job 9650:
Design AudDSP, start of the top module:
module AudDSP (
    input i_rst_n,
    input i_clk,
    input i_start,  
    input i_pause,  
    input [2:0] i_speed,
    input i_is_slow,
    input i_slow_mode,
    input i_daclrck,                
    input signed [15:0] i_sram_data,
    input [19:0] i_sram_stop_addr,  
    output signed [15:0] o_dac_data,
    output o_en,                    
    output o_is_pause,
    output [19:0] o_sram_addr
);
clock: 53.6 ns
lec_check: 0
abc_area: 1
cap_margin: 20
core_aspect_ratio: 0.5
core_margin: 2
core_utilization: 64
cts_cluster_diameter: 376
cts_cluster_size: 100
place_density: 0.35
slew_margin: 20
run.sh (not shown) runs the stock make flow with config.mk's settings and CLKGATE_MAP_FILE=.
> inputs changed (job 9650 -> job 9194)
--- a/flow/config.mk
+++ b/flow/config.mk
@@ -10 +9,0 @@
-export CORE_ASPECT_RATIO = 0.5
@@ -15 +13,0 @@
-export PLACE_DENSITY = 0.35
==> flow/constraint.sdc <==
create_clock -name core_clock -period 67.0 [get_ports {i_clk}]
set_input_delay 13.4000 -clock core_clock [delete_from_list [all_inputs] [get_ports {i_clk}]]
set_output_delay 13.4000 -clock core_clock [all_outputs]
set_load 0.01 [all_outputs]
Notes after the runs:
Job 9194 was carried through to the last stage, and its layout satisfied the timing, DRC and antenna checks.
Summary: with job 9650 as the reference, wire length of the first global-routing pass in job 9194 moved down slightly.
Wire: job 9194 routes less than job 9650
Of job 9650 and job 9194, the higher non-clock buffer count belongs to job 9650.
Looking at final worst slack, job 9194 sits 3.44 ns higher than job 9650 does.
In the metrics for job 9650 and job 9194, the one carrying the lower overall die height is job 9650.
#### Input delta (job 9556 over job 9194)
--- a/flow/config.mk
+++ b/flow/config.mk
@@ -8 +7,0 @@
-export ABC_AREA = 1
@@ -11,3 +10 @@
-export CORE_UTILIZATION = 64
-export CTS_CLUSTER_DIAMETER = 376
-export CTS_CLUSTER_SIZE = 100
+export CORE_UTILIZATION = 65
==> flow/constraint.sdc <==
create_clock -name core_clock -period 87.7 [get_ports {i_clk}]
set_input_delay 17.5400 -clock core_clock [delete_from_list [all_inputs] [get_ports {i_clk}]]
set_output_delay 17.5400 -clock core_clock [all_outputs]
set_load 0.01 [all_outputs]
### Flow results
Row global-route usage: job 9556 higher / job 9194 lower
Lower number of search-and-repair iterations in the first detailed-routing pass goes to job 9556 over job 9194.
Summary of job 9556 over job 9194: synthesized area moved down; pin count of the biggest net entering global routing moved up.
#### Input delta (job 4301 over job 9556)
--- a/flow/config.mk
+++ b/flow/config.mk
@@ -7,0 +8 @@
+export ABC_AREA = 1
@@ -10 +11,3 @@
-export CORE_UTILIZATION = 65
+export CORE_UTILIZATION = 53
+export CTS_CLUSTER_DIAMETER = 397
+export CTS_CLUSTER_SIZE = 98
==> flow/constraint.sdc <==
create_clock -name core_clock -period 53.8 [get_ports {i_clk}]
set_input_delay 10.7600 -clock core_clock [delete_from_list [all_inputs] [get_ports {i_clk}]]
set_output_delay 10.7600 -clock core_clock [all_outputs]
set_load 0.01 [all_outputs]
--- outcome ---
- [diff] wire length of the first global-routing pass, job 4301 relative to job 9556: regression
- The first element of the critical path comes out speed_r[1]$_DFF_PN0_ in one run and speed_r[0]$_DFF_PN0_ in the other, namely in job 9556 and job 4301 respectively.
- From job 9556 to job 4301 the numbers moved as follows: global-route usage has decreased; worst relative slew slack has increased.
- Number of vias in the routed layout: lower on job 9556
- Re buffers plus inverters on the worst setup path: job 4301 is 47 up on job 9556.
## Diff of input files: job 5916 against job 4301
--- a/flow/config.mk
+++ b/flow/config.mk
@@ -11,3 +11,3 @@
-export CORE_UTILIZATION = 53
-export CTS_CLUSTER_DIAMETER = 397
-export CTS_CLUSTER_SIZE = 98
+export CORE_UTILIZATION = 70
+export CTS_CLUSTER_DIAMETER = 221
+export HOLD_SLACK_MARGIN = -0.09
==> flow/constraint.sdc <==
create_clock -name core_clock -period 45.6 [get_ports {i_clk}]
set_input_delay 9.1200 -clock core_clock [delete_from_list [all_inputs] [get_ports {i_clk}]]
set_output_delay 9.1200 -clock core_clock [all_outputs]
set_load 0.01 [all_outputs]
## What came out
Run comparison: job 4301 destination of the critical timing path o_data_r[15]$_DFFE_PN0P_; job 5916 destination of the critical timing path o_data_r[14]$_DFFE_PN0P_. On synthesized cell count, job 5916 and job 4301 are neck and neck. Between job 5916 and job 4301, the pre-CTS setup slack does not differ in any meaningful way. The final critical path time including I/O delays and setup of job 5916 falls short of that of job 4301 by 2.15 ns. Job 5916 had finished all stages when the layout checks came back failing, citing setup timing.
Changes in job 4016 relative to job 5916:
--- a/flow/config.mk
+++ b/flow/config.mk
@@ -11,3 +11,2 @@
-export CORE_UTILIZATION = 70
-export CTS_CLUSTER_DIAMETER = 221
-export HOLD_SLACK_MARGIN = -0.09
+export CORE_UTILIZATION = 52
+export CTS_CLUSTER_SIZE = 97
@@ -14,0 +14 @@
+export TNS_END_PERCENT = 20
==> flow/constraint.sdc <==
create_clock -name core_clock -period 53.8 [get_ports {i_clk}]
set_input_delay 10.7600 -clock core_clock [delete_from_list [all_inputs] [get_ports {i_clk}]]
set_output_delay 10.7600 -clock core_clock [all_outputs]
set_load 0.01 [all_outputs]
Job 4016: done, clean on timing, DRC and antenna. Summary of job 4016 over job 5916: minimum period implied by the final worst setup slack now sits higher; area added between synthesis and finish now sits lower. [job 4016 vs job 5916] clock-buffer cell count: lower in job 4016. There was hardly any difference in non-filler instance count after layout between job 5916 and job 4016.


== run A ==
AudDSP again, from the RTL that the note above started with.
Settings: LEC_CHECK=0, ABC_AREA=1, CAP_MARGIN=0, CORE_ASPECT_RATIO=0.86, CORE_MARGIN=2, CORE_UTILIZATION=72, CTS_CLUSTER_DIAMETER=351, CTS_CLUSTER_SIZE=49, GPL_TIMING_DRIVEN=1, HOLD_SLACK_MARGIN=-0.09, MAX_ROUTING_LAYER=met4, PLACE_DENSITY_LB_ADDON=0.01, SETUP_SLACK_MARGIN=2.18, SLEW_MARGIN=20, TNS_END_PERCENT=35; clock period 48.7 ns.
Run A: it failed during 5_1_grt, and the tool reported GRT-0232.
What run B does differently from run A at the input level:
Settings: CORE_UTILIZATION changed from 72 to 68; TNS_END_PERCENT removed (was 35); CORE_ASPECT_RATIO removed (was 0.86); HOLD_SLACK_MARGIN removed (was -0.09); CTS_CLUSTER_SIZE changed from 49 to 37; SETUP_SLACK_MARGIN changed from 2.18 to -0.16; ABC_AREA removed (was 1); MAX_ROUTING_LAYER removed (was met4); PLACE_DENSITY_LB_ADDON removed (was 0.01); PLACE_DENSITY newly set to 0.45; the clock period (ns, I/O delays scaled along) changed from 48.7 to 72.2.
## What came out
- Run A did not make it past 5_1_grt, where a tool error ended it.
- Both conditions hold for run B: the flow ran to the end and the final layout passed the timing, DRC and antenna checks.
- Diff run A -> run B: estimated wirelength of the detail-placed design fell 10000 µm, die height grew by about 1.4%, cell area after placement shrank by 17%, placeable core region moved down.
- Area of the synthesized netlist per yosys stat, run B vs run A: down by more than 10%
- Synthesized cell count in run B vs run A: down 34%
- Run B ended up with a lower die outline area than run A did.
- From run B to run A, count of buffers inserted at the top-level ports did not move at all.
The inputs of run C differ from those of run B as listed below.
Settings: swapping 37 for 100 in CTS_CLUSTER_SIZE; swapping 68 for 69 in CORE_UTILIZATION; putting TNS_END_PERCENT at 15 where nothing was set; swapping 0.45 for 0.62 in PLACE_DENSITY; swapping 1 for 0 in GPL_TIMING_DRIVEN; swapping 72.2 for 129.0 in the clock period (ns, I/O delays scaled along).
Notes after the runs:
- Compared to run B, run C shows a wider setup margin.
- For the cell area, run C came in 0.0015 mm² lower than run B did.
- Hold slack: run C vs run B down 0.021 ns
- For initial detailed-routing violation count, dividing the value from run B by the value from run C gives 1.07.
- For the routed length on met1, run C came in about 1.6% lower than run B did.
- Diff run C and run B: highest clock rate higher in run B
- Run C: sequential share of layout area higher than run B
- Compared with run B, run C shows a data required time at the worst endpoint that is 56.81 ns higher.
